## design/flow/design.v

```verilog
module divider (
    input div_clk, reset,
    input div,
    input div_signed,
    input [31:0] x, y,
    input use_mod,
    output [31:0] div_result,
    output div_ok
);
    wire [31:0] s;
    wire [31:0] r;
    wire complete;
    wire div0_err;
    assign div_result = use_mod ? r : s;
    assign div_ok = complete || !div;
    srt_divider my_srt(
        .srt_clk(div_clk),
        .reset(reset),
        .div(div),
        .div_signed(div_signed),
        .dividend(x), .divisor(y), .Q(s), .rem(r),
        .complete(complete),
        .div_zero_err(div0_err)
    );
endmodule
module srt_divider (
    input srt_clk,
    input div,
    input reset,
    input div_signed,
    input [31:0] dividend,
    input [31:0] divisor,
    output reg complete,
    output reg div_zero_err,
    output reg [31:0] Q,
    output reg [31:0] rem
);
    reg [1:0] status;
    localparam WAITING   = 2'b00;
    localparam NORMALIZE = 2'b01;
    localparam DIVIDING  = 2'b10;
    localparam FINISHED  = 2'b11;
    reg [32:0] S; 
    reg [32:0] D, mD;
    wire [32:0] SpD  = S + D;
    wire [32:0] SpmD = S + mD;
    reg [5:0] counter, rounds, shifter;
    wire Q_is_neg, S_is_neg, D_is_neg, R_is_neg;
    assign Q_is_neg = div_signed & (dividend[31] ^ divisor[31]);
    assign S_is_neg = div_signed & dividend[31];
    assign D_is_neg = div_signed & divisor[31];
    assign R_is_neg = S_is_neg;
    reg q_sign, rem_sign;
    wire [5:0] s_zero, s_one, d_zero;
    wire [5:0] delta_zero = d_zero - s_zero;
    leading0_detector div_s0(
        .data(S[31:0]),
        .zero_count(s_zero)
    );
    leading0_detector norm_d(
        .data({D[31] | D[32], D[30:0]}),
        .zero_count(d_zero)
    );
    wire [31:0] ulp = {31'd0, S[32]};
    reg [31:0] posQ, negQ;  
    always @(posedge srt_clk) begin
        if(reset | complete) begin
            complete <= 1'b0;
            status <= WAITING;
            S  <= 33'd0;
            D  <= 33'd0;
            mD <= 33'd0;
            q_sign  <= 1'b0;
            rem_sign<= 1'b0;
            counter <= 6'd0;
            rounds  <= 6'd0;
            div_zero_err <= 1'b0;
            posQ <= 32'd0;
            negQ <= 32'd0;
        end else if(div) begin
            case(status)
                WAITING: begin 
                    status <= NORMALIZE;
                    S <= S_is_neg ? {1'b0, -dividend} : {1'b0, dividend};
                    D <= D_is_neg ? {1'b0, -divisor } : {1'b0,  divisor};
                    q_sign   <= Q_is_neg;
                    rem_sign <= R_is_neg;
                    complete <= 1'b0;
                    posQ <= 32'd0;
                    negQ <= 32'd0;
                    counter <= 6'd0;
                    rounds  <= 6'd0;
                    div_zero_err <= 1'b0;
                end
                NORMALIZE: begin
                    if(d_zero == 6'd32) begin: divide_zero_error
                        div_zero_err <= 1'b1;
                        complete <= 1'b1;
                        status <= WAITING;
                    end else if (delta_zero[5]) begin
                        complete <= 1'b1;
                        status <= WAITING;
                        rem <= dividend;
                        Q <= 32'd0;
                    end begin
                        S  <=  S   << s_zero;
                        D  <=  D   << d_zero;
                        mD <= (-D) << d_zero;
                        posQ    <= 32'd0;
                        negQ    <= 32'd0;
                        shifter <= s_zero;
                        counter <= 6'd0;
                        rounds  <= delta_zero;
                        status  <= DIVIDING;
                    end
                end
                DIVIDING: begin
                    if(counter == rounds) begin
                        case(S[32:31])
                            2'b11: begin
                                posQ <= {posQ[30:0], 1'b0};
                                negQ <= {negQ[30:0], 1'b0};
                            end
                            2'b00: begin
                                posQ <= {posQ[30:0], 1'b0};
                                negQ <= {negQ[30:0], 1'b0};
                            end
                            2'b01: begin: q_1_last
                                S    <= SpmD;
                                posQ <= {posQ[30:0], 1'b1};
                                negQ <= {negQ[30:0], 1'b0};
                            end
                            2'b10: begin: q_m1_last
                                S    <= SpD;
                                posQ <= {posQ[30:0], 1'b0};
                                negQ <= {negQ[30:0], 1'b1};
                            end
                        endcase
                        status <= FINISHED;
                    end else begin
                        counter <= counter + 6'd1;
                        case(S[32:31])
                            2'b11: begin
                                S    <= {S[31:0],    1'b0};
                                posQ <= {posQ[30:0], 1'b0};
                                negQ <= {negQ[30:0], 1'b0};
                            end
                            2'b00: begin
                                S    <= {S[31:0],    1'b0};
                                posQ <= {posQ[30:0], 1'b0};
                                negQ <= {negQ[30:0], 1'b0};
                            end
                            2'b01: begin: q_1
                                S    <= {SpmD[31:0], 1'b0};
                                posQ <= {posQ[30:0], 1'b1};
                                negQ <= {negQ[30:0], 1'b0};
                            end
                            2'b10: begin: q_m1
                                S    <= {SpD[31:0] , 1'b0};
                                posQ <= {posQ[30:0], 1'b0};
                                negQ <= {negQ[30
                                :0], 1'b1};
                            end
                        endcase
                    end
                end
                FINISHED: begin
                    complete <= 1'b1;
                    rem <= rem_sign ? -((S[32] ? (S+D) : S) >> (rounds + shifter)) : ((S[32] ? (S+D) : S) >> (rounds + shifter));
                    Q <= q_sign ? (negQ - posQ + ulp) : (posQ - negQ - ulp);
                    S <= {1'b0, dividend};
                    D <= {1'b0, divisor };
                    mD <= 33'd0;
                    status <= WAITING;
                end
            endcase
        end
    end
endmodule
module leading0_detector(
    input [31:0] data,
    output reg [5:0] zero_count
);
    wire [31:0] x;
    assign x = data;
    always @* begin
    case(x[31:16])
        16'd0: begin  
            case(x[15:8]) 
                8'd0: begin  
                    case(x[7:4])
                        4'd0: begin  
                            case(x[3:2])
                            2'b00: begin  
                                if(x[1] == 1'b1) zero_count = 6'd30;
                                else if(x[0] == 1'b1) zero_count = 6'd31;
                                else zero_count = 6'd32;
                            end
                            default: begin  
                                if(x[3] == 1'b1) zero_count = 6'd28;
                                else zero_count = 6'd29;
                            end
                            endcase
                        end
                        default: begin  
                            case(x[7:6])
                            2'b00: begin  
                                if(x[5] == 1'b1) zero_count = 6'd26;
                                else zero_count = 6'd27;
                            end
                            default:begin  
                                if(x[7] == 1'b1) zero_count = 6'd24;
                                else zero_count = 6'd25;
                            end
                            endcase
                        end
                    endcase
                end
                default: begin  
                    case(x[15:12])
                        4'd0: begin  
                            case(x[11:10])
                            2'b00: begin  
                                if(x[9] == 1'b1) zero_count = 6'd22;
                                else zero_count = 6'd23;
                            end
                            default:begin  
                                if(x[11] == 1'b1) zero_count = 6'd20;
                                else zero_count = 6'd21;
                            end
                            endcase
                        end
                        default: begin 
                            case(x[15:14])
                            2'b00: begin  
                                if(x[13] == 1'b1) zero_count = 6'd18;
                                else zero_count = 6'd19;
                            end
                            default:begin  
                                if(x[15] == 1'b1) zero_count = 6'd16;
                                else zero_count = 6'd17;
                            end
                            endcase
                        end
                    endcase
                end
            endcase
        end
        default: begin  
            case(x[31:24])
                8'd0: begin  
                    case(x[23:20])
                        4'd0: begin  
                            case(x[19:18])
                            2'b00: begin  
                                if(x[17] == 1'b1) zero_count = 6'd14;
                                else zero_count = 6'd15;
                            end
                            default: begin  
                                if(x[19] == 1'b1) zero_count = 6'd12;
                                else zero_count = 6'd13;
                            end
                            endcase
                        end
                        default: begin 
                            case(x[23:22])
                            2'b00: begin  
                                if(x[21] == 1'b1) zero_count = 6'd10;
                                else zero_count = 6'd11;
                            end
                            default:begin  
                                if(x[23] == 1'b1) zero_count = 6'd8;
                                else zero_count = 6'd9;
                            end
                            endcase
                        end
                    endcase
                end
                default: begin  
                    case(x[31:28])
                        4'd0: begin 
                            case(x[27:26])
                            2'b00: begin  
                                if(x[25] == 1'b1) zero_count = 6'd6;
                                else zero_count = 6'd7;
                            end
                            default:begin  
                                if(x[27] == 1'b1) zero_count = 6'd4;
                                else zero_count = 6'd5;
                            end
                            endcase
                        end
                        default: begin 
                            case(x[31:30])
                            2'b00: begin  
                                if(x[29] == 1'b1) zero_count = 6'd2;
                                else zero_count = 6'd3;
                            end
                            default:begin  
                                if(x[31] == 1'b1) zero_count = 6'd0;
                                else zero_count = 6'd1;
                            end
                            endcase
                        end
                    endcase
                end
            endcase
        end
    endcase
    end
endmodule
```

## design/flow/run.sh

```bash
#!/bin/bash
# the make line also repeats each setting of config.mk as NAME=value (left out here)
make -C /OpenROAD-flow-scripts/flow DESIGN_CONFIG=/design/flow/config.mk WORK_HOME=/design/flow/orfs CLKGATE_MAP_FILE= finish
```

## design/flow/config.mk

```make
export PLATFORM = sky130hd
export DESIGN_NAME = divider
export DESIGN_NICKNAME = divider
export VERILOG_FILES = /design/flow/design.v
export SDC_FILE = /design/flow/constraint.sdc
export NUM_CORES = 4
export LEC_CHECK = 0
export CAP_MARGIN = 20
export CELL_PAD_IN_SITES_GLOBAL_PLACEMENT = 3
export CORE_MARGIN = 2
export CORE_UTILIZATION = 52
export CTS_CLUSTER_DIAMETER = 127
export CTS_CLUSTER_SIZE = 86
export GPL_ROUTABILITY_DRIVEN = 1
export PLACE_DENSITY = 0.4
export SETUP_SLACK_MARGIN = 0.55
export SLEW_MARGIN = 40
```

## design/flow/constraint.sdc

```tcl
create_clock -name core_clock -period 3.77 [get_ports {div_clk}]
set_input_delay 0.7540 -clock core_clock [delete_from_list [all_inputs] [get_ports {div_clk}]]
set_output_delay 0.7540 -clock core_clock [all_outputs]
set_load 0.01 [all_outputs]
```

==> results.toml, run 1 <==
# generated from flow reports
[floorplanning]
floorplan.die.width_microns = 245
die_size_sq_um = 60200
initial_core_util_pct = 52.6
floorplan.die.height_microns = 245
placement_rows = 88
core_area_sq_um = 57600

[synthesis]
synthesis.area_per_instance_sq_um = 7.36
ys_types = 106
async_flop_share_pct = 0
top_area_share_pct = 12.0
top_logic_kind = "AND-OR/OR-AND gates"
synth.top_cells.by_area = "dfxtp_1 12%, ha_1 7.3%, edfxtp_1 6.9%"
yosysWarnings = 2
ys_seq_elements = 252
ys_chip_area_sq_um = 30300
synthSimpleGateAreaFrac_pct = 20.8
synthAdderAreaFrac_pct = 7.73
synthesis.instances = 4112
yosys.area_share.xor_xnor_pct = 5.64
synth-cells-yosys = 4112
number_of_nets_produced_by_synthesis = 4364
synthMuxAreaShare_pct = 9.89
top_cell = "nor2_1"
ff_type = "dfxtp_1"
synth-edff-count = 70
synthesis.area_sq_um = 30300
post-synth-top-area-cell = "dfxtp_1"
common_cells = "477 x nor2_1, 393 x nand2_1, 332 x a21oi_1, 227 x o21ai_0, 216 x clkbuf_1"
yosys.stat.seqShare_pct = 19.0
post_synth_ao_oa_area_fraction_pct = 30.8

[outcome]
failing_step = "global placement without I/O"
result_of_the_run = "aborted with a tool error"
firstError = "[ERROR GPL-0301] Utilization 120.140 % exceeds 100%."
==> run 2, diff against run 1 <==
Settings changed: ABC_AREA from default to 1, CAP_MARGIN 20 to 0, CELL_PAD_IN_SITES_GLOBAL_PLACEMENT 3 to default, CORE_ASPECT_RATIO from default to 0.7, CORE_UTILIZATION 52 to 72, CTS_CLUSTER_DIAMETER 127 to 387, CTS_CLUSTER_SIZE 86 to 12, GPL_ROUTABILITY_DRIVEN 1 to default, HOLD_SLACK_MARGIN from default to 0.3, MAX_ROUTING_LAYER from default to met4, PLACE_DENSITY 0.4 to 0.42, SETUP_SLACK_MARGIN 0.55 to 0.87, SLEW_MARGIN 40 to 20, TNS_END_PERCENT from default to 10.
Clock period 3.77 ns to 3.59 ns, I/O delays scaled along.
==> results.toml, run 2 <==
# generated from flow reports
[outcome]
result_of_the_run = "aborted with a tool error"
failing_step = "global routing"
firstError = "[ERROR GRT-0116] Global routing finished with congestion. Check the congestion regions in the DRC Viewer."

[floorplanning]
placement_rows = 63
floorplan.die.width_microns = 252
die_size_sq_um = 44700
io_pins = 102
floorplan.die.height_microns = 178
initial_core_util_pct = 73.0
core_area_sq_um = 42400

[synthesis]
synthesis.area_sq_um = 31000
synthesis.area_per_instance_sq_um = 5.91
top_logic_kind = "simple AND/OR/NAND/NOR gates"
yosys.stat.seqShare_pct = 18.6
synthAdderAreaFrac_pct = 7.56
synth-cells-yosys = 5238
synthMuxAreaShare_pct = 1.52
yosys.area_share.xor_xnor_pct = 2.68
async_flop_share_pct = 0
ys_chip_area_sq_um = 31000
ff_type = "dfxtp_1"
synth.top_cells.by_area = "nand2_1 18%, dfxtp_1 12%, nand3_1 8.3%"
synthesis.instances = 5238
top_cell = "nand2_1"
post_synth_ao_oa_area_fraction_pct = 22.1
number_of_nets_produced_by_synthesis = 5490
synthSimpleGateAreaFrac_pct = 36.2
post-synth-top-area-cell = "nand2_1"
ys_seq_elements = 252
common_cells = "1471 x nand2_1, 612 x inv_1, 516 x nand3_1, 433 x a21oi_1, 433 x o21ai_0"
top_area_share_pct = 17.8
synth-edff-count = 70
yosysWarnings = 2
ys_types = 82

[cts]
cts-buffers-inserted = 24
cts.root.buffer_cell = "clkbuf_16"
cts_num_sinks = 252
cts.htree.levels = 1
clk_path_buf_depth = 3

[placed_design]
port_buffers = 101
dp.final_hpwl_microns = 115000
gp_congestion = 1.38
post-place-cells = 6335

[grt]
gr_overflow_total = 122
gr-usage-all-layers_pct = 81.1
-- run 2: stage by stage --
stage	area [sq um]	power [mW]	TNS (ns)	setup slack [ns]
after detailed placement	37000	15.8	-57.99	-0.669
after global placement	37000	15.4	-32.87	-0.546
after CTS	39000	18.8	-24.98	-0.348
after floorplan	31000	10.7	-136.53	-2.10
-- run 2: layer usage --
| metal | GRT overflow | GRT usage, % |
|---|---|---|
| met1 | 4 | 83.0 |
| met2 | 59 | 94.0 |
| met3 | 14 | 67.0 |
| met4 | 45 | 72.0 |
| met5 | - | - |
-- run 2: repair_timing --
action / 4_1_cts
gates cloned: 3
setup buffers: 44
gates resized: 327
hold buffers: 0
pin swaps: 66
endpoints found under the setup margin: 259
==> run 3, diff against run 2 <==
Settings changed: ABC_AREA 1 to default, CAP_MARGIN 0 to 20, CORE_ASPECT_RATIO 0.7 to default, CORE_UTILIZATION 72 to 64, CTS_CLUSTER_DIAMETER 387 to 249, CTS_CLUSTER_SIZE 12 to default, HOLD_SLACK_MARGIN 0.3 to default, MAX_ROUTING_LAYER met4 to default, PLACE_DENSITY 0.42 to default, SETUP_SLACK_MARGIN 0.87 to -0.31, TNS_END_PERCENT 10 to default.
Clock period 3.59 ns to 4.17 ns, I/O delays scaled along.
==> results.toml, run 3 <==
# generated from flow reports
[floorplanning]
initial_core_util_pct = 64.9
die_size_sq_um = 49100
core_area_sq_um = 46700
placement_rows = 79
floorplan.die.width_microns = 222
io_pins = 102
floorplan.die.height_microns = 222

[outcome]
failing_step = "global routing"
firstError = "[ERROR GRT-0232] Routing congestion too high. Check the congestion heatmap in the GUI."
result_of_the_run = "aborted with a tool error"

[synthesis]
yosysWarnings = 2
common_cells = "477 x nor2_1, 393 x nand2_1, 332 x a21oi_1, 227 x o21ai_0, 216 x clkbuf_1"
synthMuxAreaShare_pct = 9.89
ys_types = 106
synthesis.area_per_instance_sq_um = 7.36
yosys.area_share.xor_xnor_pct = 5.64
synthesis.area_sq_um = 30300
ff_type = "dfxtp_1"
number_of_nets_produced_by_synthesis = 4364
top_cell = "nor2_1"
ys_seq_elements = 252
synth.top_cells.by_area = "dfxtp_1 12%, ha_1 7.3%, edfxtp_1 6.9%"
post_synth_ao_oa_area_fraction_pct = 30.8
post-synth-top-area-cell = "dfxtp_1"
synthAdderAreaFrac_pct = 7.73
synth-edff-count = 70
synth-cells-yosys = 4112
synthesis.instances = 4112
yosys.stat.seqShare_pct = 19.0
ys_chip_area_sq_um = 30300
synthSimpleGateAreaFrac_pct = 20.8
top_logic_kind = "AND-OR/OR-AND gates"
async_flop_share_pct = 0
top_area_share_pct = 12.0

[placed_design]
port_buffers = 101
detailed_place.area_sq_um = 37200
gp_congestion = 1.24
dp.final_hpwl_microns = 108000

[cts]
cts.htree.levels = 1
clk_path_buf_depth = 3
cts.root.buffer_cell = "clkbuf_16"
cts_num_sinks = 252
cts-buffers-inserted = 30
cts-hold-fix-buffers = 0

[grt]
gr_overflow_total = 32
gr-usage-all-layers_pct = 68.3
==> run 3: metal layers <==
| metal | overflow | track usage [%] |
|---|---|---|
| met1 | 0 | 70.1 |
| met3 | 2 | 49.8 |
| met2 | 9 | 87.0 |
| met4 | 21 | 65.5 |
| met5 | 0 | 18.1 |
==> run 3: what timing repair did <==
item | CTS
endpoints found under the setup margin | 41
gates cloned | 0
pin swaps | 50
hold endpoints to repair | 0
resized | 122
buffers inserted | 32
==> run 3: metrics by stage <==
| stage | setup WS [ns] | cells | TNS [ns] | power, mW |
|---|---|---|---|---|
| CTS | -0.574 | 5390 | -30.74 | 14.8 |
| floorplan | -1.14 | 4112 | -77.64 | 7.96 |
| detailed placement | -0.859 | 5309 | -36.04 | 11.6 |
| global placement | -0.622 | 5309 | -20.88 | 11.4 |
==> run 4, diff against run 3 <==
Settings changed: CORE_UTILIZATION 64 to 67, CTS_CLUSTER_DIAMETER 249 to default, SETUP_SLACK_MARGIN -0.31 to default.
Clock period 4.17 ns to 6.73 ns, I/O delays scaled along.
==> results.toml, run 4 <==
# yosys + openroad results
[worst_setup_path]
cpPeakStageDelay_ns = 1.02
critical_path_rt_ns = 7.22
worst-path-stages = 15
crit-reg2reg-capture = "my_srt.rem[27]"
cp_slowest_cell = "nor4_1"
critPathArrivalTime_ns = 7.02
cp_num_buf_inv = 0
critPathCapture = "my_srt.rem[27]"
startpoint_type = "flip-flop"
crit_path_cell_trace = "ha_1 -> a21oi_1 -> o21ai_0 -> a22oi_1 -> a31o_2 -> a211oi_1 -> nand3_1 -> o2111ai_1 -> nor4_1 -> nand4_1 -> a211oi_2 -> nand4_1 -> nor4_2 -> mux2_1 -> nand4_1"
r2r_setup_slack_ns = 0.19
worst_setup_path_end_kind = "flip-flop"
critPathMostFrequentCell = "nand4_1"
setup.worst_path.class = "flip-flop to flip-flop"
worstPathMaxFanout = 11
cpLargestDelayFamily = "simple AND/OR/NAND/NOR gates"
reg2reg_from = "my_srt.D[11]"
timing.reg2reg.worst_path_depth = 15
critical_path.startpoint = "my_srt.D[11]"

[hold_path]
holdPathStages = 2
worst_hold_startpoint = "my_srt.q_sign"
whs_endpoint = "my_srt.q_sign"
min_path_type = "flip-flop to flip-flop"

[finish]
area_growth_pct = 7.93
final_nets = 4284

[final_timing]
setup_repair_after_global_routing_missed_its_margin = "false"
post-route-min-period_ns = 6.54
finalClockSkew_ns = 0.0162
tightest_slew_ns = 1.29
max_slew_margin_pct = 12.8
timing_hold_violations_final = 0
worst_slack_ns = 0.194
timing.fmax_mhz = 153
final.period_utilization_pct = 97.1
setup_violations = 0
fin_tns_setup_ns = 0
report.final.slew_viol_count = 0

[cts]
tritoncts = "yes"
cts-buffers-inserted = 31
cts.root.buffer_cell = "clkbuf_16"
path_clk_slew_ns = 0.06
cts_num_sinks = 252
clk_path_buf_depth = 3
cts-hold-fix-buffers = 0
clock_latency_ns = 0.64
cts_resized = 0
cts.htree.levels = 1
cts_post_setup_buffers_inserted = 0

[route]
drt-total-wl_microns = 128000
first_drt_pass_iteration_count = 8
post-route-drc-count = 0
drt_iter0_drc = 7263
routed_via_density = 7.68
detail-route-antenna-nets = 0
wire_per_inst_microns = 27.5
vias = 35700

[synthesis]
yosys.stat.seqShare_pct = 19.0
ys_types = 106
post_synth_ao_oa_area_fraction_pct = 30.8
ff_type = "dfxtp_1"
yosysWarnings = 2
ys_seq_elements = 252
synthMuxAreaShare_pct = 9.89
top_cell = "nor2_1"
synthesis.area_sq_um = 30300
synth-edff-count = 70
top_area_share_pct = 12.0
ys_chip_area_sq_um = 30300
post-synth-top-area-cell = "dfxtp_1"
common_cells = "477 x nor2_1, 393 x nand2_1, 332 x a21oi_1, 227 x o21ai_0, 216 x clkbuf_1"
number_of_nets_produced_by_synthesis = 4364
synth-cells-yosys = 4112
synthSimpleGateAreaFrac_pct = 20.8
synth.top_cells.by_area = "dfxtp_1 12%, ha_1 7.3%, edfxtp_1 6.9%"
async_flop_share_pct = 0
yosys.area_share.xor_xnor_pct = 5.64
synthesis.instances = 4112
top_logic_kind = "AND-OR/OR-AND gates"
synthesis.area_per_instance_sq_um = 7.36
synthAdderAreaFrac_pct = 7.73

[flow_run]
max_cap_viol_count = 0
stage_log_warning_count = 33

[placed_design]
preCtsSetupSlack_ns = 0.762
port_buffers = 101
dp.final_hpwl_microns = 93900
gp_congestion = 1.11

[pwr]
power_in_sequential_cells_mw = 1.83
swShare_pct = 49.8
maxPowerGroup = "combinational cells"
p_comb_share_pct = 56.2
power.net_switching_mw = 4.08
pwr_density_cell_nw_per_um2 = 251
p_int_mw = 4.12
pg_clk_mw = 1.77
total_leakage_power_nw = 12.8
peakVddDrop_v = 0.000260
seq_power_share_pct = 22.3
comb_power_mw = 4.61
p_clk_share_pct = 21.6

[floorplanning]
io_pins = 102
die_size_sq_um = 46900
placement_rows = 77
floorplan.die.height_microns = 217
core_area_sq_um = 44400
initial_core_util_pct = 68.2
floorplan.die.width_microns = 217

[grt]
grt_first_pass_wirelength_microns = 193000
antenna_found_initial = 6
pin_count_of_the_biggest_net_entering_global_routing = 98
gr_overflow_total = 0
gr-usage-all-layers_pct = 52.3
number_of_global_route_vias_before_repair = 33000

[outcome]
result_of_the_run = "timing/DRC/antenna clean"
-- run 4: final cells by class --
class                   instances  area, sq um
inverters                     189          709
multi-input cells            3380        22800
flip-flops and latches        252         5750
well taps                     592          741
fillers                      3469        11700
repair buffers                178         1610
diodes                          2         5.00
clock inverters                23          233
clock buffers                  35          791
-- run 4: per-layer routing --
| metal | wire [microns] | share of wire (%) | GRT usage [%] | up-vias |
|---|---|---|---|---|
| li1 | - | - | - | 15200 |
| met1 | 44400 | 35 | 64.0 | 16400 |
| met2 | 52500 | 41 | 77.9 | 3255 |
| met3 | 20100 | 16 | 18.6 | 889 |
| met4 | 11100 | 8.6 | 33.2 | 6 |
| met5 | 34 | 0.027 | 0 | - |
-- run 4: through the flow --
step                      instance area [sq um]  power [mW]  hold WS, ns  util, %  instances
after global placement                    31600        6.04        0.442     71.2       4590
final                                     32700        8.21        0.456     73.6       4651
after CTS                                 32700        7.84        0.454     73.5       4648
after floorplan                           30300        4.85        0.432        -       4112
after global routing                      32700        8.40        0.478     73.6       4649
after detailed placement                  31600        6.11        0.445     71.2       4590
==> run 5, diff against run 4 <==
Settings changed: CORE_UTILIZATION 67 to 43.
Clock period 6.73 ns to 3.59 ns, I/O delays scaled along.
==> results.toml, run 5 <==
# yosys + openroad results
[hold_path]
holdPathStages = 2
whs_endpoint = "my_srt.mD[9]"
worst_hold_startpoint = "my_srt.mD[9]"
min_path_type = "flip-flop to flip-flop"

[final_timing]
worst_slack_ns = -1.41
tightest_slew_ns = 1.15
max_slew_margin_pct = 23.1
timing_hold_violations_final = 0
finalClockSkew_ns = 0.0390
final.period_utilization_pct = 139
post-route-min-period_ns = 5.00
report.final.slew_viol_count = 0
fin_tns_setup_ns = -116.33
setup_repair_after_global_routing_missed_its_margin = "true"
setup_violations = 193
timing.fmax_mhz = 200

[synthesis]
synthMuxAreaShare_pct = 9.89
post-synth-top-area-cell = "dfxtp_1"
post_synth_ao_oa_area_fraction_pct = 30.8
ys_chip_area_sq_um = 30300
async_flop_share_pct = 0
synthAdderAreaFrac_pct = 7.73
ys_seq_elements = 252
synth.top_cells.by_area = "dfxtp_1 12%, ha_1 7.3%, edfxtp_1 6.9%"
top_logic_kind = "AND-OR/OR-AND gates"
yosys.area_share.xor_xnor_pct = 5.64
synthesis.area_sq_um = 30300
yosys.stat.seqShare_pct = 19.0
synth-edff-count = 70
top_cell = "nor2_1"
synthSimpleGateAreaFrac_pct = 20.8
number_of_nets_produced_by_synthesis = 4364
yosysWarnings = 2
synth-cells-yosys = 4112
ys_types = 106
ff_type = "dfxtp_1"
synthesis.area_per_instance_sq_um = 7.36
synthesis.instances = 4112
common_cells = "477 x nor2_1, 393 x nand2_1, 332 x a21oi_1, 227 x o21ai_0, 216 x clkbuf_1"
top_area_share_pct = 12.0

[flow_run]
stage_log_warning_count = 34
max_cap_viol_count = 0

[floorplanning]
floorplan.die.width_microns = 269
die_size_sq_um = 72600
placement_rows = 97
core_area_sq_um = 69900
io_pins = 102
initial_core_util_pct = 43.3
floorplan.die.height_microns = 269

[worst_setup_path]
critPathMostFrequentCell = "buf_4"
setup.worst_path.class = "flip-flop to flip-flop"
crit_path_cell_trace = "ha_4 -> fa_2 -> a211oi_4 -> o21ai_2 -> a221oi_4 -> o21a_1 -> buf_4 -> xor2_2 -> a311o_1 -> buf_4 -> o32ai_1 -> nor4_2 -> nand4_1 -> a211oi_2 -> nand4_1 -> buf_12 -> buf_8 -> buf_4 -> o31ai_4 -> xnor2_1 -> a21oi_1"
r2r_setup_slack_ns = -1.41
startpoint_type = "flip-flop"
reg2reg_from = "my_srt.S[0]"
crit-reg2reg-capture = "my_srt.rem[20]"
critPathCapture = "my_srt.rem[20]"
critical_path.startpoint = "my_srt.S[0]"
worst_setup_path_end_kind = "flip-flop"
worstPathMaxFanout = 7
cp_slowest_cell = "a221oi_4"
timing.reg2reg.worst_path_depth = 21
cpPeakStageDelay_ns = 0.44
critical_path_rt_ns = 3.89
critPathArrivalTime_ns = 5.30
worst-path-stages = 21
cp_num_buf_inv = 5
cpLargestDelayFamily = "AND-OR/OR-AND gates"

[grt]
gr_overflow_total = 0
grt_first_pass_wirelength_microns = 230000
number_of_global_route_vias_before_repair = 36100
pin_count_of_the_biggest_net_entering_global_routing = 80
antenna_found_initial = 2
gr-usage-all-layers_pct = 41.4

[outcome]
result_of_the_run = "complete, but fails checks"
failed_layout_checks = "setup timing"

[cts]
cts-hold-fix-buffers = 0
cts.htree.levels = 2
cts.root.buffer_cell = "clkbuf_16"
clock_latency_ns = 0.59
cts-buffers-inserted = 35
path_clk_slew_ns = 0.07
clk_path_buf_depth = 3
cts_num_sinks = 252
tritoncts = "yes"

[pwr]
power_in_sequential_cells_mw = 3.27
seq_power_share_pct = 14.8
p_comb_share_pct = 67.5
total_leakage_power_nw = 19.5
swShare_pct = 45.0
power.net_switching_mw = 9.94
p_clk_share_pct = 17.6
maxPowerGroup = "combinational cells"
comb_power_mw = 14.9
peakVddDrop_v = 0.000369
p_int_mw = 12.1
pg_clk_mw = 3.89
pwr_density_cell_nw_per_um2 = 475

[route]
routed_via_density = 6.20
wire_per_inst_microns = 25.5
vias = 38600
antenna_cells = 0
post-route-drc-count = 0
drt_iter0_drc = 4760
drt-total-wl_microns = 158000
first_drt_pass_iteration_count = 6
detail-route-antenna-nets = 0

[placed_design]
dp.final_hpwl_microns = 123000
port_buffers = 101
preCtsSetupSlack_ns = -1.54
detailed_place.area_sq_um = 41000
gp_congestion = 1.05

[finish]
area_growth_pct = 53.5
final_nets = 5503
post-route-cell-area_sq_um = 46500
-- run 5: cell type report --
class / count / area, sq um
well taps: 940 / 1180
inverters: 189 / 728
fillers: 6090 / 23400
clock buffers: 39 / 932
flip-flops and latches: 252 / 5780
clock inverters: 25 / 317
multi-input cells: 3380 / 25900
repair buffers: 1393 / 11600
-- run 5: through the flow --
stage	hold WS (ns)	cells	util, %	total power, mW
floorplan	0.432	4112	-	9.44
detailed placement	0.450	6027	58.6	15.3
global placement	0.450	6027	58.6	15.3
global route	0.510	6218	66.5	22.8
CTS	0.458	6170	64.1	20.7
finish	0.468	6218	66.5	22.1
-- run 5: timing repair --
item	4_1_cts	5_1_grt
pin swaps	177	132
gates resized	398	259
setup endpoints to repair	202	204
setup buffers	82	54
cloned	9	0
-- run 5: per-layer routing --
layer  vias up  GRT usage (%)  routed length [microns]
met4         0           24.4                    11200
met1     18300           54.7                    64400
li1      17700              -                        -
met5         -              0                        0
met2      2136           62.9                    67600
met3       507           7.53                    15100
==> run 6, diff against run 5 <==
Settings changed: CORE_UTILIZATION 43 to 70, MAX_ROUTING_LAYER from default to met4.
Clock period 3.59 ns to 4.66 ns, I/O delays scaled along.
==> results.toml, run 6 <==
# generated from flow reports
[synthesis]
top_cell = "nor2_1"
top_area_share_pct = 12.0
synthesis.area_sq_um = 30300
synthAdderAreaFrac_pct = 7.73
yosys.area_share.xor_xnor_pct = 5.64
async_flop_share_pct = 0
yosys.stat.seqShare_pct = 19.0
top_logic_kind = "AND-OR/OR-AND gates"
number_of_nets_produced_by_synthesis = 4364
common_cells = "477 x nor2_1, 393 x nand2_1, 332 x a21oi_1, 227 x o21ai_0, 216 x clkbuf_1"
synth-edff-count = 70
synthesis.area_per_instance_sq_um = 7.36
ys_chip_area_sq_um = 30300
ys_seq_elements = 252
yosysWarnings = 2
ff_type = "dfxtp_1"
post_synth_ao_oa_area_fraction_pct = 30.8
ys_types = 106
synthSimpleGateAreaFrac_pct = 20.8
synth.top_cells.by_area = "dfxtp_1 12%, ha_1 7.3%, edfxtp_1 6.9%"
synthMuxAreaShare_pct = 9.89
post-synth-top-area-cell = "dfxtp_1"
synth-cells-yosys = 4112
synthesis.instances = 4112

[cts]
cts_num_sinks = 252
cts-hold-fix-buffers = 0
cts.htree.levels = 1
clk_path_buf_depth = 3
cts.root.buffer_cell = "clkbuf_16"
cts-buffers-inserted = 31

[placed_design]
gp_congestion = 1.23
port_buffers = 101
post-place-cells = 5003
dp.final_hpwl_microns = 99600
detailed_place.area_sq_um = 35000
preCtsSetupSlack_ns = -0.536

[floorplanning]
floorplan.die.height_microns = 212
placement_rows = 76
floorplan.die.width_microns = 212
io_pins = 102
initial_core_util_pct = 70.6
die_size_sq_um = 44900
core_area_sq_um = 42900

[grt]
gr-usage-all-layers_pct = 76.9
gr_overflow_total = 81

[outcome]
result_of_the_run = "aborted with a tool error"
failing_step = "global routing"
firstError = "[ERROR GRT-0232] Routing congestion too high. Check the congestion heatmap in the GUI."
==> run 6: what timing repair did <==
item / in CTS
endpoints found under the setup margin: 94
pin swaps: 46
gates resized: 64
setup buffers: 14
cloned: 1
==> run 6: layer usage <==
layer | global-route usage (%) | GRT overflow
met2 | 90.1 | 29
met3 | 62.1 | 11
met5 | - | -
met4 | 67.2 | 40
met1 | 79.0 | 1
==> run 6: through the flow <==
stage                     setup TNS [ns]  hold WS (ns)  util, %
after floorplan                   -41.66         0.432        -
after global placement             -9.39         0.458     81.6
after detailed placement          -14.16         0.463     81.6
after CTS                          -3.31         0.475     85.1
==> run 7, diff against run 6 <==
Settings changed: CELL_PAD_IN_SITES_DETAIL_PLACEMENT from default to 0, CORE_UTILIZATION 70 to 39, GPL_ROUTABILITY_DRIVEN from default to 0, GPL_TIMING_DRIVEN from default to 0, HOLD_SLACK_MARGIN from default to 0.29, MAX_ROUTING_LAYER met4 to default, PLACE_DENSITY from default to 0.37.
Clock period 4.66 ns to 3.7 ns, I/O delays scaled along.
==> results.toml, run 7 <==
# yosys + openroad results
[placed_design]
dp.final_hpwl_microns = 122000
post-place-cells = 5256
preCtsSetupSlack_ns = -2.56
port_buffers = 99

[synthesis]
synth.top_cells.by_area = "dfxtp_1 12%, ha_1 7.3%, edfxtp_1 6.9%"
top_area_share_pct = 12.0
synth-edff-count = 70
synth-cells-yosys = 4112
synthSimpleGateAreaFrac_pct = 20.8
number_of_nets_produced_by_synthesis = 4364
synthesis.area_sq_um = 30300
post-synth-top-area-cell = "dfxtp_1"
yosysWarnings = 2
synthMuxAreaShare_pct = 9.89
ys_chip_area_sq_um = 30300
synthesis.area_per_instance_sq_um = 7.36
ys_types = 106
yosys.stat.seqShare_pct = 19.0
top_logic_kind = "AND-OR/OR-AND gates"
ys_seq_elements = 252
async_flop_share_pct = 0
top_cell = "nor2_1"
post_synth_ao_oa_area_fraction_pct = 30.8
yosys.area_share.xor_xnor_pct = 5.64
ff_type = "dfxtp_1"
synthesis.instances = 4112
common_cells = "477 x nor2_1, 393 x nand2_1, 332 x a21oi_1, 227 x o21ai_0, 216 x clkbuf_1"
synthAdderAreaFrac_pct = 7.73

[pwr]
maxPowerGroup = "combinational cells"
pg_clk_mw = 3.72
power_in_sequential_cells_mw = 3.39
p_int_mw = 10.5
pwr_density_cell_nw_per_um2 = 481
seq_power_share_pct = 16.6
swShare_pct = 48.5
p_clk_share_pct = 18.3
power.net_switching_mw = 9.87
total_leakage_power_nw = 15.8
comb_power_mw = 13.3
peakVddDrop_v = 0.000295
p_comb_share_pct = 65.1

[worst_setup_path]
setup.worst_path.class = "flip-flop to flip-flop"
crit-reg2reg-capture = "my_srt.rem[21]"
worst_setup_path_end_kind = "flip-flop"
startpoint_type = "flip-flop"
critPathArrivalTime_ns = 5.50
crit_path_cell_trace = "ha_4 -> nand4_4 -> o221ai_4 -> nand3_4 -> a211oi_4 -> buf_6 -> o2111ai_4 -> a31oi_4 -> nor3_4 -> nor4_2 -> buf_4 -> nand4_1 -> a211oi_2 -> nand4_1 -> buf_6 -> o41ai_4 -> xnor2_2 -> mux2_4"
reg2reg_from = "my_srt.S[6]"
critical_path.startpoint = "my_srt.S[6]"
cpLargestDelayFamily = "AND-OR/OR-AND gates"
r2r_setup_slack_ns = -1.48
cp_num_buf_inv = 3
worst-path-stages = 18
cpPeakStageDelay_ns = 0.51
timing.reg2reg.worst_path_depth = 18
critical_path_rt_ns = 4.03
cp_slowest_cell = "a31oi_4"
worstPathMaxFanout = 6
critPathCapture = "my_srt.rem[21]"

[floorplanning]
die_size_sq_um = 79900
floorplan.die.height_microns = 283
floorplan.die.width_microns = 283
placement_rows = 102
core_area_sq_um = 77200
io_pins = 102
initial_core_util_pct = 39.2

[final_timing]
worst_slack_ns = -1.48
report.final.slew_viol_count = 0
tightest_slew_ns = 1.26
finalClockSkew_ns = 0.0270
max_slew_margin_pct = 15.9
final.period_utilization_pct = 140
timing_hold_violations_final = 0
setup_repair_after_global_routing_missed_its_margin = "true"
fin_tns_setup_ns = -122.67
setup_violations = 194
post-route-min-period_ns = 5.18
timing.fmax_mhz = 193
hold-worst-slack_ns = 0.472

[route]
first_drt_pass_iteration_count = 7
routed_via_density = 6.56
drt_iter0_drc = 4650
drt-total-wl_microns = 163000
vias = 36900
post-route-drc-count = 0
detail-route-antenna-nets = 0
wire_per_inst_microns = 29.1

[grt]
pin_count_of_the_biggest_net_entering_global_routing = 17
grt_first_pass_wirelength_microns = 227000
gr-usage-all-layers_pct = 38.3
gr_overflow_total = 0
antenna_found_initial = 7
number_of_global_route_vias_before_repair = 33100

[cts]
cts.root.buffer_cell = "clkbuf_16"
clk_path_buf_depth = 3
cts-buffers-inserted = 35
cts.htree.levels = 2
tritoncts = "yes"
clock_latency_ns = 0.58
cts_num_sinks = 252
path_clk_slew_ns = 0.06

[flow_run]
stage_log_warning_count = 36
max_cap_viol_count = 0

[finish]
finalNonFillerCells = 5621
final_nets = 4803
area_growth_pct = 39.7

[hold_path]
whs_endpoint = "my_srt.mD[15]"
min_path_type = "flip-flop to flip-flop"
holdPathStages = 2
worst_hold_startpoint = "my_srt.mD[15]"

[outcome]
result_of_the_run = "complete, but fails checks"
failed_layout_checks = "setup timing"
run 7: what timing repair did:
item | 4_1_cts | 5_1_grt
setup buffers | 104 | 199
gates resized | 488 | 749
hold buffers | 0 | 0
endpoints found under the setup margin | 218 | 215
pin swaps | 96 | 275
cloned | 3 | 7
run 7: stage by stage:
step	power, mW	instance area (sq um)	util [%]
2_1_floorplan	9.16	30900	-
3_3_place_gp	12.3	33200	43.0
3_5_place_dp	12.2	33300	43.1
4_1_cts	17.1	37300	48.3
5_1_grt	20.9	42300	54.8
6_report	20.4	42300	54.8
run 7: cell type report:
class | count | area [sq um]
antenna | 3 | 7.51
buffer | 284 | 1760
clock buffer | 45 | 1010
clock inverter | 19 | 225
fill | 7344 | 34900
inverter | 189 | 746
multi-input combinational | 3380 | 27600
sequential | 252 | 5910
tap | 1040 | 1300
timing repair buffer | 409 | 3770
run 7: layer usage:
layer  vias up  part of all wire [%]  GRT usage [%]
met5         -                 0.033              0
met4         6                   6.7           19.8
met3       629                    10           8.34
met2      2299                    43           58.7
met1     17600                    40           50.4
li1      16300                     -              -
==> run 8, diff against run 7 <==
Settings changed: CELL_PAD_IN_SITES_DETAIL_PLACEMENT 0 to default, CORE_UTILIZATION 39 to 70, GPL_ROUTABILITY_DRIVEN 0 to default, GPL_TIMING_DRIVEN 0 to default, HOLD_SLACK_MARGIN 0.29 to -0.1, MAX_ROUTING_LAYER from default to met4, PLACE_DENSITY 0.37 to default.
Clock period 3.7 ns to 4.6 ns, I/O delays scaled along.
==> results.toml, run 8 <==
# generated from flow reports
[placed_design]
preCtsSetupSlack_ns = -0.560
post-place-cells = 5037
gp_congestion = 1.22
dp.final_hpwl_microns = 102000
port_buffers = 101
detailed_place.area_sq_um = 35200

[floorplanning]
floorplan.die.width_microns = 212
core_area_sq_um = 42900
initial_core_util_pct = 70.6
io_pins = 102
placement_rows = 76
floorplan.die.height_microns = 212
die_size_sq_um = 44900

[synthesis]
synth-edff-count = 70
yosys.stat.seqShare_pct = 19.0
post-synth-top-area-cell = "dfxtp_1"
number_of_nets_produced_by_synthesis = 4364
ys_seq_elements = 252
async_flop_share_pct = 0
ys_chip_area_sq_um = 30300
yosys.area_share.xor_xnor_pct = 5.64
synth-cells-yosys = 4112
synthSimpleGateAreaFrac_pct = 20.8
synthesis.area_sq_um = 30300
top_cell = "nor2_1"
common_cells = "477 x nor2_1, 393 x nand2_1, 332 x a21oi_1, 227 x o21ai_0, 216 x clkbuf_1"
synthesis.instances = 4112
synthAdderAreaFrac_pct = 7.73
post_synth_ao_oa_area_fraction_pct = 30.8
ys_types = 106
top_area_share_pct = 12.0
top_logic_kind = "AND-OR/OR-AND gates"
synthMuxAreaShare_pct = 9.89
yosysWarnings = 2
ff_type = "dfxtp_1"
synthesis.area_per_instance_sq_um = 7.36
synth.top_cells.by_area = "dfxtp_1 12%, ha_1 7.3%, edfxtp_1 6.9%"

[cts]
cts.htree.levels = 2
cts-hold-fix-buffers = 0
cts_num_sinks = 252
clk_path_buf_depth = 3
cts-buffers-inserted = 34
cts.root.buffer_cell = "clkbuf_16"

[outcome]
firstError = "[ERROR GRT-0232] Routing congestion too high. Check the congestion heatmap in the GUI."
result_of_the_run = "aborted with a tool error"
failing_step = "global routing"

[grt]
gr_overflow_total = 98
gr-usage-all-layers_pct = 80.1
==> run 8: routing by layer <==
metal | global-route usage (%) | overflow
met1 | 81.9 | 5
met2 | 92.3 | 55
met3 | 66.7 | 3
met4 | 71.4 | 35
met5 | - | -
==> run 8: timing repair <==
action,4_1_cts
setup endpoints to repair,118
hold endpoints to repair,0
resized,157
gates cloned,2
pin swaps,86
buffers inserted,32
==> run 9, diff against run 8 <==
Settings changed: CORE_UTILIZATION 70 to 40, GPL_ROUTABILITY_DRIVEN from default to 0, HOLD_SLACK_MARGIN -0.1 to default.
Clock period 4.6 ns to 8.0 ns, I/O delays scaled along.
==> results.toml, run 9 <==
# yosys + openroad results
[outcome]
result_of_the_run = "timing/DRC/antenna clean"

[pwr]
pwr_density_cell_nw_per_um2 = 215
peakVddDrop_v = 0.000161
post-layout-total-power_mw = 7.17
p_clk_share_pct = 24.7
maxPowerGroup = "combinational cells"
comb_power_mw = 3.85
total_leakage_power_nw = 12.9
power_in_sequential_cells_mw = 1.56
seq_power_share_pct = 21.7
pg_clk_mw = 1.77
p_comb_share_pct = 53.6
p_int_mw = 3.73
power.net_switching_mw = 3.45
swShare_pct = 48.0

[synthesis]
async_flop_share_pct = 0
synthesis.area_per_instance_sq_um = 7.36
top_logic_kind = "AND-OR/OR-AND gates"
synthMuxAreaShare_pct = 9.89
synth.top_cells.by_area = "dfxtp_1 12%, ha_1 7.3%, edfxtp_1 6.9%"
common_cells = "477 x nor2_1, 393 x nand2_1, 332 x a21oi_1, 227 x o21ai_0, 216 x clkbuf_1"
synthSimpleGateAreaFrac_pct = 20.8
yosysWarnings = 2
ff_type = "dfxtp_1"
synthAdderAreaFrac_pct = 7.73
synth-edff-count = 70
synth-cells-yosys = 4112
top_area_share_pct = 12.0
ys_types = 106
yosys.area_share.xor_xnor_pct = 5.64
synthesis.instances = 4112
synthesis.area_sq_um = 30300
ys_chip_area_sq_um = 30300
ys_seq_elements = 252
yosys.stat.seqShare_pct = 19.0
top_cell = "nor2_1"
post-synth-top-area-cell = "dfxtp_1"
number_of_nets_produced_by_synthesis = 4364
post_synth_ao_oa_area_fraction_pct = 30.8

[final_timing]
setup_repair_after_global_routing_missed_its_margin = "false"
finalClockSkew_ns = 0.0435
max_slew_margin_pct = 14.5
post-route-min-period_ns = 6.39
timing.fmax_mhz = 157
fin_tns_setup_ns = 0
setup_violations = 0
report.final.slew_viol_count = 0
final.period_utilization_pct = 79.8
timing_hold_violations_final = 0
tightest_slew_ns = 1.28

[floorplanning]
core_area_sq_um = 74700
die_size_sq_um = 77900
initial_core_util_pct = 40.5
floorplan.die.height_microns = 279
floorplan.die.width_microns = 279
placement_rows = 100
io_pins = 102

[worst_setup_path]
timing.reg2reg.worst_path_depth = 13
cpPeakStageDelay_ns = 0.82
cp_num_buf_inv = 2
worstPathMaxFanout = 56
critPathCapture = "my_srt.mD[24]"
critical_path.startpoint = "my_srt.D[24]"
r2r_setup_slack_ns = 1.61
crit_path_cell_trace = "nor4_1 -> nand2_1 -> nor2_1 -> nand2_1 -> o21a_2 -> inv_2 -> buf_4 -> a21oi_1 -> o41ai_1 -> a31oi_1 -> mux2i_1 -> o21ai_0 -> a221o_1"
worst_setup_path_end_kind = "flip-flop"
startpoint_type = "flip-flop"
cpLargestDelayFamily = "simple AND/OR/NAND/NOR gates"
critPathArrivalTime_ns = 6.86
critical_path_rt_ns = 8.47
worst-path-stages = 13
crit-reg2reg-capture = "my_srt.mD[24]"
reg2reg_from = "my_srt.D[24]"
setup.worst_path.class = "flip-flop to flip-flop"
cp_slowest_cell = "nor4_1"
critPathMostFrequentCell = "nand2_1"

[grt]
gr_overflow_total = 0
grt_first_pass_wirelength_microns = 192000
gr-usage-all-layers_pct = 32.7
use_met2_pct = 47.9
pin_count_of_the_biggest_net_entering_global_routing = 78
grt.met3_usage_pct = 6.99
number_of_global_route_vias_before_repair = 30300
antenna_found_initial = 12
use_met1_pct = 42.4
global_route.peak_usage_layer = "met2"

[finish]
final_nets = 4279
num-fill-cells = 7601
area_growth_pct = 10.1
finalNonFillerCells = 5033
post-route-cell-area_sq_um = 33300

[cts]
cts.root.buffer_cell = "clkbuf_16"
cts_num_sinks = 252
cts-buffers-inserted = 35
cts-hold-fix-buffers = 0
path_clk_slew_ns = 0.06
clk_path_buf_depth = 3
tritoncts = "yes"
cts.htree.levels = 2
cts_resized = 0
clock_latency_ns = 0.58
cts_post_setup_buffers_inserted = 0

[flow_run]
stage_log_warning_count = 31
max_cap_viol_count = 0

[route]
routed_via_density = 6.63
first_drt_pass_iteration_count = 8
post-route-drc-count = 0
drt_iter0_drc = 4934
wire_per_inst_microns = 25.5
vias = 33400
drt-total-wl_microns = 128000
detail-route-antenna-nets = 0

[hold_path]
min_path_type = "flip-flop to flip-flop"
holdPathStages = 2
whs_endpoint = "my_srt.q_sign"
worst_hold_startpoint = "my_srt.q_sign"

[placed_design]
detailed_place.area_sq_um = 32100
dp.final_hpwl_microns = 97300
post-place-cells = 4959
port_buffers = 101
## run 9: final cells by class
class                      instances  area, sq um  area share [%]
multi-input combinational       3380        22900            68.6
clock buffer                      47          972            2.92
antenna                           11         27.5          0.0826
clock inverter                    16          278           0.833
timing repair buffer             169         1530            4.60
inverter                         189          709            2.13
sequential                       252         5750            17.2
tap                              969         1210            3.64
## run 9: per-stage QoR
stage | setup WS (ns) | util (%) | hold WS [ns]
finish | 1.61 | 44.6 | 0.449
global route | 1.41 | 44.6 | 0.464
CTS | 1.91 | 44.6 | 0.451
detailed placement | 1.95 | 42.9 | 0.443
global placement | 2.02 | 42.9 | 0.441
floorplan | 1.01 | - | 0.432
## run 9: metal layers
| layer | part of all wire (%) | vias up |
|---|---|---|
| met3 | 11 | 398 |
| li1 | - | 15200 |
| met2 | 42 | 2010 |
| met5 | 0 | - |
| met1 | 41 | 15800 |
| met4 | 5.9 | 0 |
==> run 10, diff against run 9 <==
Settings changed: ABC_AREA from default to 0, CORE_ASPECT_RATIO from default to 0.6, CORE_MARGIN 2 to 6, CORE_UTILIZATION 40 to 32, GPL_ROUTABILITY_DRIVEN 0 to default, MAX_ROUTING_LAYER met4 to default, MIN_ROUTING_LAYER from default to met2, PLACE_DENSITY_LB_ADDON from default to 0.02, SLEW_MARGIN 20 to 35.
Clock period 8.0 ns to 6.47 ns, I/O delays scaled along.
==> results.toml, run 10 <==
# generated from flow reports
[outcome]
result_of_the_run = "aborted with a tool error"
failing_step = "global routing"
firstError = "[ERROR GRT-0116] Global routing finished with congestion. Check the congestion regions in the DRC Viewer."

[synthesis]
yosysWarnings = 2
synth.top_cells.by_area = "dfxtp_1 12%, ha_1 7.3%, edfxtp_1 6.9%"
synthAdderAreaFrac_pct = 7.73
ys_chip_area_sq_um = 30300
top_logic_kind = "AND-OR/OR-AND gates"
number_of_nets_produced_by_synthesis = 4364
synthMuxAreaShare_pct = 9.89
post_synth_ao_oa_area_fraction_pct = 30.8
synth-edff-count = 70
ff_type = "dfxtp_1"
yosys.stat.seqShare_pct = 19.0
yosys.area_share.xor_xnor_pct = 5.64
post-synth-top-area-cell = "dfxtp_1"
synthSimpleGateAreaFrac_pct = 20.8
common_cells = "477 x nor2_1, 393 x nand2_1, 332 x a21oi_1, 227 x o21ai_0, 216 x clkbuf_1"
ys_types = 106
synthesis.instances = 4112
async_flop_share_pct = 0
synth-cells-yosys = 4112
synthesis.area_per_instance_sq_um = 7.36
synthesis.area_sq_um = 30300
top_area_share_pct = 12.0
top_cell = "nor2_1"
ys_seq_elements = 252

[floorplanning]
initial_core_util_pct = 32.6
placement_rows = 86
die_size_sq_um = 102000
floorplan.die.width_microns = 409
core_area_sq_um = 92800
io_pins = 102
floorplan.die.height_microns = 250

[cts]
cts_resized = 0
clk_path_buf_depth = 3
cts-buffers-inserted = 34
cts.htree.levels = 2
cts_num_sinks = 252
cts-hold-fix-buffers = 0
cts_post_setup_buffers_inserted = 0
cts.root.buffer_cell = "clkbuf_16"

[placed_design]
detailed_place.area_sq_um = 34000
port_buffers = 101
post-place-cells = 5416
dp.final_hpwl_microns = 143000
preCtsSetupSlack_ns = 0.554
gp_congestion = 1.10

[grt]
gr_overflow_total = 859
gr-usage-all-layers_pct = 70.3
-- run 10: metal layers --
metal	GRT usage, %	overflow
met4	37.9	17
met3	90.6	725
met1	-	-
met5	71.7	114
met2	70.6	3
==> run 11, diff against run 10 <==
Settings changed: ABC_AREA 0 to default, CORE_ASPECT_RATIO 0.6 to default, CORE_MARGIN 6 to 2, CORE_UTILIZATION 32 to 40, CTS_CLUSTER_DIAMETER from default to 69, GPL_ROUTABILITY_DRIVEN from default to 0, GPL_TIMING_DRIVEN from default to 0, MAX_ROUTING_LAYER from default to met4, MIN_ROUTING_LAYER met2 to default, PLACE_DENSITY_LB_ADDON 0.02 to 0.27, SLEW_MARGIN 35 to 40.
Clock period 6.47 ns to 8.0 ns, I/O delays scaled along.
==> results.toml, run 11 <==
# yosys + openroad results
[hold_path]
min_path_type = "flip-flop to flip-flop"
whs_endpoint = "my_srt.mD[9]"
worst_hold_startpoint = "my_srt.mD[9]"
holdPathStages = 2

[route]
first_drt_pass_iteration_count = 10
wire_per_inst_microns = 26.2
detail-route-antenna-nets = 0
drt-total-wl_microns = 137000
drt_iter0_drc = 5371
vias = 35400
post-route-drc-count = 0
routed_via_density = 6.73

[worst_setup_path]
worst-path-stages = 26
r2r_setup_slack_ns = 0.69
timing.reg2reg.worst_path_depth = 26
reg2reg_from = "my_srt.D[25]"
critPathCapture = "my_srt.rem[25]"
critical_path.startpoint = "my_srt.D[25]"
critPathArrivalTime_ns = 7.66
cp_num_buf_inv = 13
crit-reg2reg-capture = "my_srt.rem[25]"
worstPathMaxFanout = 12
startpoint_type = "flip-flop"
cp_slowest_cell = "nor4_1"
worst_setup_path_end_kind = "flip-flop"
cpLargestDelayFamily = "buffers and inverters"
setup.worst_path.class = "flip-flop to flip-flop"
critical_path_rt_ns = 8.34
cpPeakStageDelay_ns = 0.71

[grt]
global_route.peak_usage_layer = "met2"
use_met1_pct = 43.9
antenna_found_initial = 8
grt_first_pass_wirelength_microns = 204000
pin_count_of_the_biggest_net_entering_global_routing = 17
gr_overflow_total = 0
number_of_global_route_vias_before_repair = 32600
use_met2_pct = 49.2
gr-usage-all-layers_pct = 34.8
grt.met3_usage_pct = 10.7

[synthesis]
async_flop_share_pct = 0
yosysWarnings = 2
post_synth_ao_oa_area_fraction_pct = 30.8
yosys.stat.seqShare_pct = 19.0
synth.top_cells.by_area = "dfxtp_1 12%, ha_1 7.3%, edfxtp_1 6.9%"
top_logic_kind = "AND-OR/OR-AND gates"
top_cell = "nor2_1"
ff_type = "dfxtp_1"
post-synth-top-area-cell = "dfxtp_1"
synth-cells-yosys = 4112
synthesis.area_sq_um = 30300
synthAdderAreaFrac_pct = 7.73
ys_chip_area_sq_um = 30300
synthesis.area_per_instance_sq_um = 7.36
synthSimpleGateAreaFrac_pct = 20.8
synthMuxAreaShare_pct = 9.89
number_of_nets_produced_by_synthesis = 4364
yosys.area_share.xor_xnor_pct = 5.64
top_area_share_pct = 12.0
synth-edff-count = 70
common_cells = "477 x nor2_1, 393 x nand2_1, 332 x a21oi_1, 227 x o21ai_0, 216 x clkbuf_1"
synthesis.instances = 4112
ys_seq_elements = 252
ys_types = 106

[cts]
cts.htree.levels = 1
cts_resized = 0
tritoncts = "yes"
cts_num_sinks = 252
path_clk_slew_ns = 0.07
cts.root.buffer_cell = "clkbuf_16"
clk_path_buf_depth = 3
cts-buffers-inserted = 30
clock_latency_ns = 0.63
cts_post_setup_buffers_inserted = 0
cts-hold-fix-buffers = 0

[final_timing]
hold-worst-slack_ns = 0.470
setup_violations = 0
post-route-min-period_ns = 7.31
tightest_slew_ns = 0.978
final.period_utilization_pct = 91.4
timing.fmax_mhz = 137
timing_hold_violations_final = 0
report.final.slew_viol_count = 0
setup_repair_after_global_routing_missed_its_margin = "false"
max_slew_margin_pct = 34.1
finalClockSkew_ns = 0.0337

[finish]
num-fill-cells = 7567
area_growth_pct = 11.5
final_nets = 4503
final_core_utilization_pct = 45.2

[floorplanning]
core_area_sq_um = 74700
floorplan.die.height_microns = 279
initial_core_util_pct = 40.5
placement_rows = 100
io_pins = 102
die_size_sq_um = 77900
floorplan.die.width_microns = 279

[pwr]
pg_clk_mw = 1.53
maxPowerGroup = "combinational cells"
power.net_switching_mw = 3.55
seq_power_share_pct = 21.9
power_in_sequential_cells_mw = 1.56
p_clk_share_pct = 21.5
comb_power_mw = 4.03
peakVddDrop_v = 0.000175
p_int_mw = 3.57
total_leakage_power_nw = 12.9
pwr_density_cell_nw_per_um2 = 211
swShare_pct = 49.9
p_comb_share_pct = 56.5

[flow_run]
max_cap_viol_count = 0
stage_log_warning_count = 31

[outcome]
result_of_the_run = "timing/DRC/antenna clean"

[placed_design]
port_buffers = 99
dp.final_hpwl_microns = 107000
## run 11: cell type report
| type | instances | area (sq um) | share of cell area (%) |
|---|---|---|---|
| Timing Repair Buffer | 107 | 1070 | 3.16 |
| Buffer | 291 | 1160 | 3.43 |
| Tap cell | 969 | 1210 | 3.59 |
| Clock buffer | 39 | 836 | 2.47 |
| Clock inverter | 16 | 251 | 0.745 |
| Antenna cell | 11 | 27.5 | 0.0815 |
| Sequential cell | 252 | 5750 | 17.0 |
| Inverter | 189 | 709 | 2.10 |
| Multi-Input combinational cell | 3380 | 22800 | 67.4 |
## run 11: per-stage QoR
stage | power [mW] | instances | setup slack [ns] | instance area (sq um) | TNS (ns)
after floorplan | 4.08 | 4112 | 1.01 | 30300 | 0
after global placement | 5.31 | 5180 | -1.91 | 32500 | -121.93
after detailed placement | 5.32 | 5188 | 0.665 | 32600 | 0
after CTS | 6.86 | 5243 | 0.701 | 33700 | 0
after global routing | 7.34 | 5253 | 0.414 | 33800 | 0
final | 7.12 | 5254 | 0.686 | 33800 | 0
## run 11: metal layers
| layer | up-vias | wire length [microns] |
|---|---|---|
| met5 | - | 0 |
| met4 | 0 | 9830 |
| met3 | 697 | 18800 |
| met2 | 2684 | 54900 |
| met1 | 16300 | 53900 |
| li1 | 15700 | - |
==> run 12, diff against run 11 <==
Settings changed: CAP_MARGIN 20 to 25, CELL_PAD_IN_SITES_DETAIL_PLACEMENT from default to 1, CELL_PAD_IN_SITES_GLOBAL_PLACEMENT from default to 2, CORE_ASPECT_RATIO from default to 1.96, CORE_MARGIN 2 to 10, CORE_UTILIZATION 40 to 39, CTS_CLUSTER_DIAMETER 69 to default, CTS_CLUSTER_SIZE from default to 54, HOLD_SLACK_MARGIN from default to 0.29, MAX_ROUTING_LAYER met4 to default, PLACE_DENSITY_LB_ADDON 0.27 to 0.17, SETUP_SLACK_MARGIN from default to 0.04, SLEW_MARGIN 40 to 10, TNS_END_PERCENT from default to 45.
Clock period 8.0 ns to 3.7 ns, I/O delays scaled along.
==> results.toml, run 12 <==
# generated from flow reports
[synthesis]
yosys.stat.seqShare_pct = 19.0
synthesis.area_per_instance_sq_um = 7.36
synthAdderAreaFrac_pct = 7.73
top_cell = "nor2_1"
post-synth-top-area-cell = "dfxtp_1"
synthesis.area_sq_um = 30300
number_of_nets_produced_by_synthesis = 4364
synthMuxAreaShare_pct = 9.89
top_logic_kind = "AND-OR/OR-AND gates"
ff_type = "dfxtp_1"
ys_types = 106
yosysWarnings = 2
common_cells = "477 x nor2_1, 393 x nand2_1, 332 x a21oi_1, 227 x o21ai_0, 216 x clkbuf_1"
synth-edff-count = 70
yosys.area_share.xor_xnor_pct = 5.64
ys_seq_elements = 252
top_area_share_pct = 12.0
synthSimpleGateAreaFrac_pct = 20.8
synth.top_cells.by_area = "dfxtp_1 12%, ha_1 7.3%, edfxtp_1 6.9%"
async_flop_share_pct = 0
synth-cells-yosys = 4112
ys_chip_area_sq_um = 30300
synthesis.instances = 4112
post_synth_ao_oa_area_fraction_pct = 30.8

[cts]
cts_num_sinks = 252
clk_path_buf_depth = 3
cts.htree.levels = 1
cts.root.buffer_cell = "clkbuf_16"
cts-buffers-inserted = 30

[floorplanning]
floorplan.die.height_microns = 410
initial_core_util_pct = 39.2
placement_rows = 143
die_size_sq_um = 89800
io_pins = 102
floorplan.die.width_microns = 219
core_area_sq_um = 77300

[outcome]
failing_step = "global routing"
firstError = "[ERROR GRT-0116] Global routing finished with congestion. Check the congestion regions in the DRC Viewer."
result_of_the_run = "aborted with a tool error"

[placed_design]
dp.final_hpwl_microns = 167000
port_buffers = 99
preCtsSetupSlack_ns = -3.41

[grt]
gr_overflow_total = 334
gr-usage-all-layers_pct = 58.0
## run 12: what timing repair did
item | 4_1_cts
hold endpoints to repair | 0
setup endpoints to repair | 240
gates resized | 533
setup buffers | 105
pin swaps | 109
hold buffers | 0
cloned | 3
## run 12: stage by stage
stage | TNS [ns] | instance area, sq um | cells
floorplan | -129.54 | 30500 | 4112
detailed placement | -460.53 | 33100 | 5245
global placement | -597.74 | 32800 | 5226
CTS | -196.66 | 37400 | 5405
## run 12: layer usage
metal  overflow  track usage [%]
met1          1             52.4
met2        174             81.2
met3          2             37.2
met4        157             63.6
met5          0             16.9
==> run 13, diff against run 12 <==
Settings changed: CAP_MARGIN 25 to 20, CELL_PAD_IN_SITES_DETAIL_PLACEMENT 1 to default, CELL_PAD_IN_SITES_GLOBAL_PLACEMENT 2 to default, CORE_ASPECT_RATIO 1.96 to default, CORE_MARGIN 10 to 2, CORE_UTILIZATION 39 to 66, CTS_CLUSTER_DIAMETER from default to 249, CTS_CLUSTER_SIZE 54 to default, GPL_ROUTABILITY_DRIVEN 0 to default, GPL_TIMING_DRIVEN 0 to default, HOLD_SLACK_MARGIN 0.29 to default, PLACE_DENSITY_LB_ADDON 0.17 to default, SETUP_SLACK_MARGIN 0.04 to -0.27, SLEW_MARGIN 10 to 20, TNS_END_PERCENT 45 to default.
Clock period 3.7 ns to 3.71 ns, I/O delays scaled along.
==> results.toml, run 13 <==
# generated from flow reports
[synthesis]
synthMuxAreaShare_pct = 9.89
ff_type = "dfxtp_1"
synth.top_cells.by_area = "dfxtp_1 12%, ha_1 7.3%, edfxtp_1 6.9%"
synthesis.instances = 4112
top_logic_kind = "AND-OR/OR-AND gates"
common_cells = "477 x nor2_1, 393 x nand2_1, 332 x a21oi_1, 227 x o21ai_0, 216 x clkbuf_1"
yosys.stat.seqShare_pct = 19.0
ys_seq_elements = 252
ys_chip_area_sq_um = 30300
top_cell = "nor2_1"
yosys.area_share.xor_xnor_pct = 5.64
synth-cells-yosys = 4112
synth-edff-count = 70
async_flop_share_pct = 0
synthesis.area_sq_um = 30300
synthSimpleGateAreaFrac_pct = 20.8
number_of_nets_produced_by_synthesis = 4364
post_synth_ao_oa_area_fraction_pct = 30.8
synthAdderAreaFrac_pct = 7.73
top_area_share_pct = 12.0
synthesis.area_per_instance_sq_um = 7.36
ys_types = 106
post-synth-top-area-cell = "dfxtp_1"
yosysWarnings = 2

[outcome]
firstError = "[ERROR GRT-0116] Global routing finished with congestion. Check the congestion regions in the DRC Viewer."
failing_step = "global routing"
result_of_the_run = "aborted with a tool error"

[cts]
cts.root.buffer_cell = "clkbuf_16"
clk_path_buf_depth = 3
cts.htree.levels = 1
cts-buffers-inserted = 31
cts-hold-fix-buffers = 0
cts_num_sinks = 252

[grt]
gr-usage-all-layers_pct = 81.3
gr_overflow_total = 560

[floorplanning]
floorplan.die.width_microns = 218
core_area_sq_um = 45400
die_size_sq_um = 47600
io_pins = 102
initial_core_util_pct = 66.7
floorplan.die.height_microns = 218
placement_rows = 78

[placed_design]
preCtsSetupSlack_ns = -1.24
gp_congestion = 1.22
port_buffers = 101
dp.final_hpwl_microns = 115000
[run 13: metal layers]
metal  GRT overflow  track usage, %
met1              4            80.4
met2            331            98.0
met3             14            66.5
met4            210            80.7
met5              1            39.3
[run 13: timing repair]
item | 4_1_cts
buffers inserted | 48
cloned | 1
setup endpoints to repair | 174
gates resized | 213
pin swaps | 113
[run 13: metrics by stage]
stage	area (sq um)	hold WS, ns	instances	TNS (ns)
4_1_cts	41400	0.475	5615	-86.41
2_1_floorplan	30800	0.432	4112	-118.52
3_3_place_gp	39100	0.457	5517	-119.09
3_5_place_dp	39100	0.465	5517	-130.51
==> run 14, diff against run 13 <==
Settings changed: CORE_UTILIZATION 66 to 64, SETUP_SLACK_MARGIN -0.27 to -0.48.
Clock period 3.71 ns to 5.54 ns, I/O delays scaled along.
==> results.toml, run 14 <==
# yosys + openroad results
[cts]
cts_num_sinks = 252
clk_path_buf_depth = 3
path_clk_slew_ns = 0.06
cts-hold-fix-buffers = 0
tritoncts = "yes"
cts.root.buffer_cell = "clkbuf_16"
clock_latency_ns = 0.60
cts.htree.levels = 2
cts-buffers-inserted = 34

[placed_design]
gp_congestion = 1.11
post-place-cells = 4703
detailed_place.area_sq_um = 32400
preCtsSetupSlack_ns = 0.112
port_buffers = 101
dp.final_hpwl_microns = 98200

[route]
drt-total-wl_microns = 132000
post-route-drc-count = 0
wire_per_inst_microns = 27.6
detail-route-antenna-nets = 0
drt_iter0_drc = 6921
first_drt_pass_iteration_count = 9
routed_via_density = 7.55
vias = 36000

[pwr]
p_int_mw = 5.34
peakVddDrop_v = 0.000329
pg_clk_mw = 2.37
power.net_switching_mw = 5.03
comb_power_mw = 5.85
p_clk_share_pct = 22.8
maxPowerGroup = "combinational cells"
pwr_density_cell_nw_per_um2 = 309
swShare_pct = 48.5
seq_power_share_pct = 20.8
p_comb_share_pct = 56.4
power_in_sequential_cells_mw = 2.15
total_leakage_power_nw = 13.4

[final_timing]
report.final.slew_viol_count = 0
post-route-min-period_ns = 5.68
worst_slack_ns = -0.142
setup_violations = 18
timing.fmax_mhz = 176
tightest_slew_ns = 1.35
final.period_utilization_pct = 103
timing_hold_violations_final = 0
fin_tns_setup_ns = -1.27
max_slew_margin_pct = 9.24
finalClockSkew_ns = 0.0332

[worst_setup_path]
critical_path.startpoint = "my_srt.D[25]"
cpPeakStageDelay_ns = 0.59
cp_num_buf_inv = 3
critPathCapture = "my_srt.rem[28]"
startpoint_type = "flip-flop"
cp_slowest_cell = "dfxtp_1"
reg2reg_from = "my_srt.D[25]"
critPathArrivalTime_ns = 6.00
setup.worst_path.class = "flip-flop to flip-flop"
critPathMostFrequentCell = "buf_4"
crit-reg2reg-capture = "my_srt.rem[28]"
r2r_setup_slack_ns = -0.14
crit_path_cell_trace = "ha_1 -> buf_4 -> a211oi_1 -> o21bai_1 -> nor3_1 -> o211a_1 -> nor3_1 -> o32ai_1 -> a21oi_1 -> a2111oi_1 -> buf_4 -> nand4_1 -> a211oi_2 -> nand4_1 -> buf_4 -> nor4_2 -> mux2i_1 -> nand2_1"
worst-path-stages = 18
timing.reg2reg.worst_path_depth = 18
critical_path_rt_ns = 5.85
worst_setup_path_end_kind = "flip-flop"
worstPathMaxFanout = 13
cpLargestDelayFamily = "AND-OR/OR-AND gates"

[synthesis]
yosys.stat.seqShare_pct = 19.0
top_cell = "nor2_1"
top_area_share_pct = 12.0
common_cells = "477 x nor2_1, 393 x nand2_1, 332 x a21oi_1, 227 x o21ai_0, 216 x clkbuf_1"
yosys.area_share.xor_xnor_pct = 5.64
synth.top_cells.by_area = "dfxtp_1 12%, ha_1 7.3%, edfxtp_1 6.9%"
number_of_nets_produced_by_synthesis = 4364
ys_chip_area_sq_um = 30300
yosysWarnings = 2
synth-cells-yosys = 4112
post-synth-top-area-cell = "dfxtp_1"
synth-edff-count = 70
synthAdderAreaFrac_pct = 7.73
ys_seq_elements = 252
async_flop_share_pct = 0
ys_types = 106
top_logic_kind = "AND-OR/OR-AND gates"
ff_type = "dfxtp_1"
synthesis.instances = 4112
synthesis.area_per_instance_sq_um = 7.36
synthSimpleGateAreaFrac_pct = 20.8
post_synth_ao_oa_area_fraction_pct = 30.8
synthMuxAreaShare_pct = 9.89
synthesis.area_sq_um = 30300

[grt]
pin_count_of_the_biggest_net_entering_global_routing = 82
antenna_found_initial = 9
number_of_global_route_vias_before_repair = 33300
gr-usage-all-layers_pct = 51.7
gr_overflow_total = 0
grt_first_pass_wirelength_microns = 199000

[hold_path]
worst_hold_startpoint = "my_srt.mD[32]"
min_path_type = "flip-flop to flip-flop"
whs_endpoint = "my_srt.mD[32]"
holdPathStages = 1

[floorplanning]
floorplan.die.width_microns = 222
initial_core_util_pct = 64.9
die_size_sq_um = 49100
placement_rows = 79
floorplan.die.height_microns = 222
core_area_sq_um = 46700
io_pins = 102

[finish]
final_core_utilization_pct = 72.0
area_growth_pct = 11.0
post-route-cell-area_sq_um = 33600
finalNonFillerCells = 4773
final_nets = 4385

[flow_run]
stage_log_warning_count = 33
max_cap_viol_count = 0

[outcome]
failed_layout_checks = "setup timing"
result_of_the_run = "complete, but fails checks"
-- run 14: through the flow --
step / power (mW) / hold WS, ns
final: 10.4 / 0.472
after CTS: 9.97 / 0.474
after global placement: 7.57 / 0.459
after global routing: 10.7 / 0.504
after detailed placement: 7.63 / 0.462
after floorplan: 5.89 / 0.432
-- run 14: timing repair --
item,4_1_cts,5_1_grt
gates resized,0,1
setup buffers,0,0
endpoints found under the setup margin,0,4
-- run 14: final cells by class --
type / instances / area, sq um
diodes: 7 / 17.5
multi-input cells: 3380 / 22900
flip-flops and latches: 252 / 5750
well taps: 607 / 759
fillers: 3698 / 13000
clock buffers: 46 / 957
clock inverters: 16 / 204
repair buffers: 276 / 2350
inverters: 189 / 709
-- run 14: layer usage --
layer  GRT usage (%)  wire [microns]
met1            63.2           46200
met2            76.4           54500
met3            20.2           20700
met4            32.0           10400
met5               0              82
Power figures rest on the tool's default switching activity, not on a simulated workload.
